Setup of willow:
## RSA_TOP
module RSA_TOP (
    clk, rst_n, in_valid,
    in_p, in_q, in_e, in_c,
    out_valid, out_m
);
Size: ~14000 cells after synthesis, ~36 I/O pins, ~0.11 sq mm of cells after synthesis.
export LEC_CHECK = 0
export CAP_MARGIN = 20
export CORE_MARGIN = 2
export CORE_UTILIZATION = 72
export CTS_CLUSTER_DIAMETER = 375
export CTS_CLUSTER_SIZE = 21
export PLACE_DENSITY = 0.42
export SETUP_SLACK_MARGIN = 2.16
export SLEW_MARGIN = 20
create_clock -name core_clock -period 14.4 [get_ports {clk}]
run.sh (not shown) runs the stock make flow with config.mk's settings and CLKGATE_MAP_FILE=.
Stage in which a tool error killed willow: detailed placement (3_5_place_dp).
--- input diff willow..lagoon ---
--- a/flow/config.mk
+++ b/flow/config.mk
@@ -8,8 +8,4 @@
 export CAP_MARGIN = 20
 export CORE_MARGIN = 2
-export CORE_UTILIZATION = 72
-export CTS_CLUSTER_DIAMETER = 375
-export CTS_CLUSTER_SIZE = 21
-export PLACE_DENSITY = 0.42
-export SETUP_SLACK_MARGIN = 2.16
+export CORE_UTILIZATION = 10
 export SLEW_MARGIN = 20
==> flow/constraint.sdc <==
create_clock -name core_clock -period 104.0 [get_ports {clk}]
set_input_delay 20.8000 -clock core_clock [delete_from_list [all_inputs] [get_ports {clk}]]
set_output_delay 20.8000 -clock core_clock [all_outputs]
set_load 0.01 [all_outputs]
==> results <==
- lagoon finished every step from synthesis to the final layout, and the layout passed the timing, design-rule and antenna checks.
- [compare] base=willow new=lagoon: core area went up; chip area line of the yosys report held steady.
- Re number of distinct library cells after synthesis: no difference whatsoever between willow and lagoon.
- Between lagoon and willow, it is lagoon whose chip width is higher, by 170%.

========
== run A ==
RSA_TOP again, from the RTL that the note above started with.
==> flow/design.v (excerpt) <==
module RSA_TOP (
    clk, rst_n, in_valid,
    in_p, in_q, in_e, in_c,
    out_valid, out_m
);
input clk, rst_n, in_valid;
input [3:0] in_p, in_q;
input [7:0] in_e, in_c;
output reg out_valid;
output reg [7:0] out_m;
parameter WIDTH = 4 ;
parameter ST_IN = 0 ;
parameter ST_OUT = 1 ;  
reg current_state  ;
reg next_state  ;
reg  [WIDTH*2-1:0] c_text , c_wait_1 ;
reg  [WIDTH-1  :0] get_p, get_q ;
reg  [WIDTH*2-1:0] get_e ;
reg  [WIDTH*2-1:0] decrypted_text  ;
reg  [WIDTH*2-1:0] decrypted_text_wait_1  ;
wire [WIDTH*2-1:0] OUT_D, OUT_N ;
reg  [WIDTH*2-1:0] private_D , private_N ;
reg  [2:0] count_number ;
reg  [2:0] count_out ; 
integer i  ;
reg count_1 ;
always@(posedge clk, negedge rst_n)
begin
	if(!rst_n)
		begin
			count_1 <= 'd0 ;
		end
	else if (current_state == ST_IN)
		begin
			if (in_valid) begin
				if(count_1 !=1) 
					count_1 <= count_1 + 'd1 ;
			end
		end
	else
		count_1 <= 'd0 ;
end	
reg [2:0] count_8 ;
always@(posedge clk, negedge rst_n)
begin
	if(!rst_n)
		begin
			count_8 <= 'd0 ;
		end
  ...
Settings: LEC_CHECK=0, ABC_AREA=1, CAP_MARGIN=20, CORE_MARGIN=7, CORE_UTILIZATION=51, GPL_TIMING_DRIVEN=1, HOLD_SLACK_MARGIN=0.23, MAX_ROUTING_LAYER=met5, PLACE_DENSITY=0.57, SETUP_SLACK_MARGIN=5.0, SLEW_MARGIN=40, TNS_END_PERCENT=65; clock period 54.8 ns.
[run A] flow finished | final checks: failed | reasons: setup timing
Changes in run B relative to run A:
# run A
export LEC_CHECK = 0
export ABC_AREA = 1
export CAP_MARGIN = 20
export CORE_MARGIN = 7
export CORE_UTILIZATION = 51
export GPL_TIMING_DRIVEN = 1
export HOLD_SLACK_MARGIN = 0.23
export MAX_ROUTING_LAYER = met5
export PLACE_DENSITY = 0.57
export SETUP_SLACK_MARGIN = 5.0
export SLEW_MARGIN = 40
export TNS_END_PERCENT = 65
create_clock -name core_clock -period 54.8 [get_ports {clk}]
# run B
export LEC_CHECK = 0
export ABC_AREA = 1
export CAP_MARGIN = 20
export CORE_MARGIN = 2
export CORE_UTILIZATION = 71
export SLEW_MARGIN = 20
create_clock -name core_clock -period 61.1 [get_ports {clk}]
--- outcome ---
Every stage of run B finished as expected; the final checks, on the other hand, flagged setup timing, which means the layout fails. Going from run A to run B, routed wire length lost 3.8%; via count down 1.1%. On horizontal extent of the die: between run B and run A, it ends up higher for run A. Diff run A -> run B: die size lower; path depth of the worst reg2reg path down 6; number of vias per cell after detailed routing rose 0.69. [compare] base=run A new=run B: final worst-path setup slack now smaller, post-route core utilization now larger. The sum of met2 wire segment lengths after detailed routing in run B sits 13 mm below the value recorded for run A.
> inputs changed (run B -> run C)
# run B
export LEC_CHECK = 0
export ABC_AREA = 1
export CAP_MARGIN = 20
export CORE_MARGIN = 2
export CORE_UTILIZATION = 71
export SLEW_MARGIN = 20
create_clock -name core_clock -period 61.1 [get_ports {clk}]
# run C
export LEC_CHECK = 0
export ABC_AREA = 1
export CAP_MARGIN = 20
export CORE_MARGIN = 2
export CORE_UTILIZATION = 65
export CTS_CLUSTER_DIAMETER = 340
export CTS_CLUSTER_SIZE = 95
export SLEW_MARGIN = 20
create_clock -name core_clock -period 36.9 [get_ports {clk}]
==> comparison <==
- Run C never completed; the flow aborted with a tool error in global routing (5_1_grt).
- Between run B and run C, the flow reports buffer count from post-CTS setup fixing increasing by more than 100%.
- Delta(total number of placement rows, run C - run B) > 0
- On run C: detailed placer's ending HPWL is 17% higher than what run B gave.
- In run C relative to run B, final weighted congestion of routability-driven global placement had gone up by a few percent.
- Run C against run B: worst setup slack before clock tree synthesis decreased by 23.45 ns relative to the old numbers, chip area increased by about 9% relative to the old numbers.
- Compared with run B, run C shows height of the chip higher by 17 µm.

========
RSA_TOP again, from the RTL that the note above started with.
Settings: LEC_CHECK=0, ABC_AREA=1, CAP_MARGIN=5, CORE_ASPECT_RATIO=0.89, CORE_MARGIN=2, CORE_UTILIZATION=72, CTS_CLUSTER_DIAMETER=190, GPL_TIMING_DRIVEN=1, MAX_ROUTING_LAYER=met4, MIN_ROUTING_LAYER=met1, SLEW_MARGIN=5, TNS_END_PERCENT=75; clock period 53.3 ns.
The baseline failed in 5_1_grt.
Edit:
CORE_ASPECT_RATIO = unset   (was 0.89)
CTS_CLUSTER_DIAMETER = 227   (was 190)
GPL_TIMING_DRIVEN = unset   (was 1)
HOLD_SLACK_MARGIN = -0.09   (was unset)
MAX_ROUTING_LAYER = unset   (was met4)
MIN_ROUTING_LAYER = unset   (was met1)
PLACE_DENSITY = 0.65   (was unset)
SLEW_MARGIN = 20   (was 5)
TNS_END_PERCENT = unset   (was 75)
clock period = 62.8 ns   (was 53.3 ns; I/O delays follow)
Effect: With this change the flow finished but fails on negative setup slack; synthesized cell count does not change; die size hardly moves; synthesized area is unchanged.
Edit:
ABC_AREA = unset   (was 1)
CAP_MARGIN = 20   (was 5)
CORE_UTILIZATION = 68   (was 72)
CTS_CLUSTER_DIAMETER = unset   (was 227)
HOLD_SLACK_MARGIN = unset   (was -0.09)
PLACE_DENSITY = unset   (was 0.65)
clock period = 25.5 ns   (was 62.8 ns; I/O delays follow)
Result: Now the flow did not get past 4_1_cts, error DPL-0033; synthesized area climbs by about 1%; synthesized cell count drops by about 12%; die area climbs by about 7%.

========
RSA_TOP again, from the RTL that the note above started with.
Settings: LEC_CHECK=0, CAP_MARGIN=40, CELL_PAD_IN_SITES_GLOBAL_PLACEMENT=2, CORE_ASPECT_RATIO=1.28, CORE_MARGIN=10, CORE_UTILIZATION=25, CTS_CLUSTER_DIAMETER=162, GPL_TIMING_DRIVEN=1, MAX_ROUTING_LAYER=met5, MIN_ROUTING_LAYER=met2, PLACE_DENSITY=0.71, SLEW_MARGIN=30, TNS_END_PERCENT=75; clock period 71.3 ns.
The first run produced a layout that fails on setup timing.
Change:
CORE_ASPECT_RATIO = 0.84   (was 1.28)
CTS_CLUSTER_DIAMETER = 34   (was 162)
clock period = 120.0 ns   (was 71.3 ns; I/O delays follow)
=> The changed run ran to the end with no violations; area after synthesis does not change; count of clock-buffer cells in the layout goes down by 4; setup slack gets better by 30 ns; cell area goes down by 8.6%; via count goes down by 3.6%; routed wire length goes down by 4.3%; non-clock buffer count goes down by 1034; global-route usage goes down by 0.84 points.
Change:
CAP_MARGIN = 20   (was 40)
CELL_PAD_IN_SITES_GLOBAL_PLACEMENT = unset   (was 2)
CORE_ASPECT_RATIO = 1.85   (was 0.84)
CORE_UTILIZATION = 67   (was 25)
CTS_CLUSTER_DIAMETER = 333   (was 34)
CTS_CLUSTER_SIZE = 100   (was unset)
HOLD_SLACK_MARGIN = 0.28   (was unset)
MIN_ROUTING_LAYER = met1   (was met2)
PLACE_DENSITY = unset   (was 0.71)
SETUP_SLACK_MARGIN = -2.0   (was unset)
SLEW_MARGIN = 5   (was 30)
Setup slack gets worse by 2.1 ns.
Wire length came out lower by about 4%.
Global-route usage climbs by 14 points.
Flip-flop count stays the same.
Die area decreases by about 60%.
Via count decreases by 24%.
Clock skew shrinks by 0.0096 ns.
Synthesized area stays the same.
Sequential share of layout area climbs by 0.19 points.
Change:
CORE_ASPECT_RATIO = unset   (was 1.85)
CORE_MARGIN = 2   (was 10)
CORE_UTILIZATION = 40   (was 67)
CTS_CLUSTER_DIAMETER = unset   (was 333)
CTS_CLUSTER_SIZE = unset   (was 100)
GPL_TIMING_DRIVEN = unset   (was 1)
HOLD_SLACK_MARGIN = unset   (was 0.28)
MAX_ROUTING_LAYER = unset   (was met5)
MIN_ROUTING_LAYER = unset   (was met1)
SETUP_SLACK_MARGIN = unset   (was -2.0)
SLEW_MARGIN = 20   (was 5)
TNS_END_PERCENT = unset   (was 75)
clock period = 85.7 ns   (was 120.0 ns; I/O delays follow)
Outcome: The changed run passed the timing, design-rule and antenna checks; routed wire length goes down by 10%; worst hold slack barely changes; final area goes up by about 2.5%; fmax goes up by about 15%.
Change:
ABC_AREA = 1   (was unset)
CORE_UTILIZATION = 71   (was 40)
CTS_CLUSTER_DIAMETER = 224   (was unset)
HOLD_SLACK_MARGIN = -0.09   (was unset)
clock period = 70.4 ns   (was 85.7 ns; I/O delays follow)
The new run completed with no timing, DRC or antenna violations.
Global-route usage goes up by 15 points.
Final area barely changes.
Routed wire length fell by 2.1%.
Clock-buffer cell count climbs by 2.

========
Starting RTL as in the previous note.
Settings: LEC_CHECK=0, ABC_AREA=1, CAP_MARGIN=20, CORE_ASPECT_RATIO=0.69, CORE_MARGIN=2, CORE_UTILIZATION=62, CTS_CLUSTER_DIAMETER=340, CTS_CLUSTER_SIZE=95, PLACE_DENSITY=0.41, SLEW_MARGIN=20, TNS_END_PERCENT=5; clock period 37.0 ns.
The first run finished but failed the layout checks on negative setup slack.
Then changed:
- CORE_ASPECT_RATIO: 0.69 -> not set
- CORE_UTILIZATION: 62 -> 70
- CTS_CLUSTER_DIAMETER: 340 -> 227
- CTS_CLUSTER_SIZE: 95 -> not set
- PLACE_DENSITY: 0.41 -> 0.65
- TNS_END_PERCENT: 5 -> not set
- clock period: 37.0 -> 62.8 ns (I/O delays scaled with it)
The new run reached the layout checks and failed them: negative setup slack.
Cell count went down by 11%.
Cell area went down by 12%.
Non-clock buffer count went down by 2140.
Global-route usage went down by 1.6 points.
Synthesized cell count is unchanged.
Clock-buffer cell count went up by 1.
Register-to-register slack gains 23 ns.
First-iteration DRC count went down by 27%.
Maximum frequency went down by 4.7%.
Sequential cell count stays the same.
Then changed:
- ABC_AREA: 1 -> not set
- CORE_UTILIZATION: 70 -> 72
- CTS_CLUSTER_DIAMETER: 227 -> not set
- PLACE_DENSITY: 0.65 -> not set
- SETUP_SLACK_MARGIN: not set -> 2.16
- clock period: 62.8 -> 14.4 ns (I/O delays scaled with it)
Result: The changed run stopped in 3_5_place_dp, error DPL-0033; synthesized area goes up by 0.96%; die area goes down by about 1.8%; synthesized cell count goes down by 12%.
Then changed:
- CTS_CLUSTER_DIAMETER: not set -> 27
- CTS_CLUSTER_SIZE: not set -> 21
- PLACE_DENSITY: not set -> 0.38
The changed run stopped in 3_5_place_dp.
Synthesized area does not change.
Synthesized cell count does not change.
Die size does not change.
Then changed:
- CORE_UTILIZATION: 72 -> 70
- CTS_CLUSTER_DIAMETER: 27 -> not set
- CTS_CLUSTER_SIZE: 21 -> not set
- PLACE_DENSITY: 0.38 -> 0.65
- SETUP_SLACK_MARGIN: 2.16 -> not set
- clock period: 14.4 -> 72.9 ns (I/O delays scaled with it)
Outcome: This time the run completed, yet does not pass: negative setup slack. Synthesized cell count stays the same. Synthesized area stays the same. Die area came out higher by 2.8%.
Then changed:
- ABC_AREA: not set -> 1
- CAP_MARGIN: 20 -> 15
- CORE_UTILIZATION: 70 -> 72
- CTS_CLUSTER_DIAMETER: not set -> 230
- PLACE_DENSITY: 0.65 -> not set
- clock period: 72.9 -> 61.1 ns (I/O delays scaled with it)
Result: The new run ran to the end with violations: max-capacitance violations, max-slew violations, negative setup slack; global-route usage is about the same; non-clock buffer count is higher by 547; routed wire length is higher by 6.2%; clock-buffer cell count is higher by 1; via count is higher by 5.7%; flip-flop count is unchanged.

========
v31:
Starting RTL as in the previous note.
clock: 53.3 ns
lec_check: 0
abc_area: 1
cap_margin: 20
cell_pad_in_sites_detail_placement: 1
cell_pad_in_sites_global_placement: 1
core_margin: 2
core_utilization: 40
cts_cluster_size: 31
gpl_routability_driven: 0
max_routing_layer: met4
slew_margin: 40
v31 -> stages 100% | layout checks FAIL | setup timing
### v31 -> v32
Settings: CELL_PAD_IN_SITES_GLOBAL_PLACEMENT: 1 -> unset; SLEW_MARGIN: 40 -> 20; GPL_ROUTABILITY_DRIVEN: 0 -> unset; CTS_CLUSTER_SIZE: 31 -> unset; MAX_ROUTING_LAYER: met4 -> unset; ABC_AREA: 1 -> unset; CELL_PAD_IN_SITES_DETAIL_PLACEMENT: 1 -> unset; the clock period (ns, I/O delays scaled along): 53.3 -> 143.0.
## What came out
v32: flow completed, timing, DRC and antenna clean. Mapped cell area: v32 higher than v31. In the tables for v31 and v32, simple-gate portion of the synthesized area reads higher with v31. Adder-cell share of the synthesized area on v32 is down relative to v31. Post-route clock period utilization (higher): v31.
What v13 does differently from v32 at the input level:
Settings: MAX_ROUTING_LAYER: unset -> met4; HOLD_SLACK_MARGIN: unset -> 0.23; the clock period (ns, I/O delays scaled along): 143.0 -> 90.0.
[summary]
- Summary of v13 over v32: wire length after detailed routing roughly the same, total length of routed met3 wires down about 11%, number of port buffers held steady.
- v32 → v13: number of iterations in the first detailed-routing pass went up; final-stage net count roughly the same.
- v13 ended up with sky130_fd_sc_hd__or4_1 as its slowest library cell on the worst path; v32 ended up with sky130_fd_sc_hd__a21oi_1.
Input-level comparison between v3 and v13:
Settings: a deleted HOLD_SLACK_MARGIN that had been 0.23; an added ABC_AREA of 1; a deleted MAX_ROUTING_LAYER that had been met4; an added CELL_PAD_IN_SITES_GLOBAL_PLACEMENT of 1; a change of the clock period (ns, I/O delays scaled along) from 90.0 to 98.2.
Higher die area was reported by v13, not v3.
Per the comparison of v3 with v13, estimated wirelength of the detail-placed design picked up an extra 8.3%; sequential standard cell area neither gained nor lost much.
Area fraction in and, or, nand and nor cells after synthesis for v3: 1.8 points up relative to v13
The data arrival time of the worst path reported for v3 is greater than that of v13 by 1.87 ns.
Number of placement rows: v3 lower than v13
The non-clock buffer count in v3 is 0.72 times that in v13.
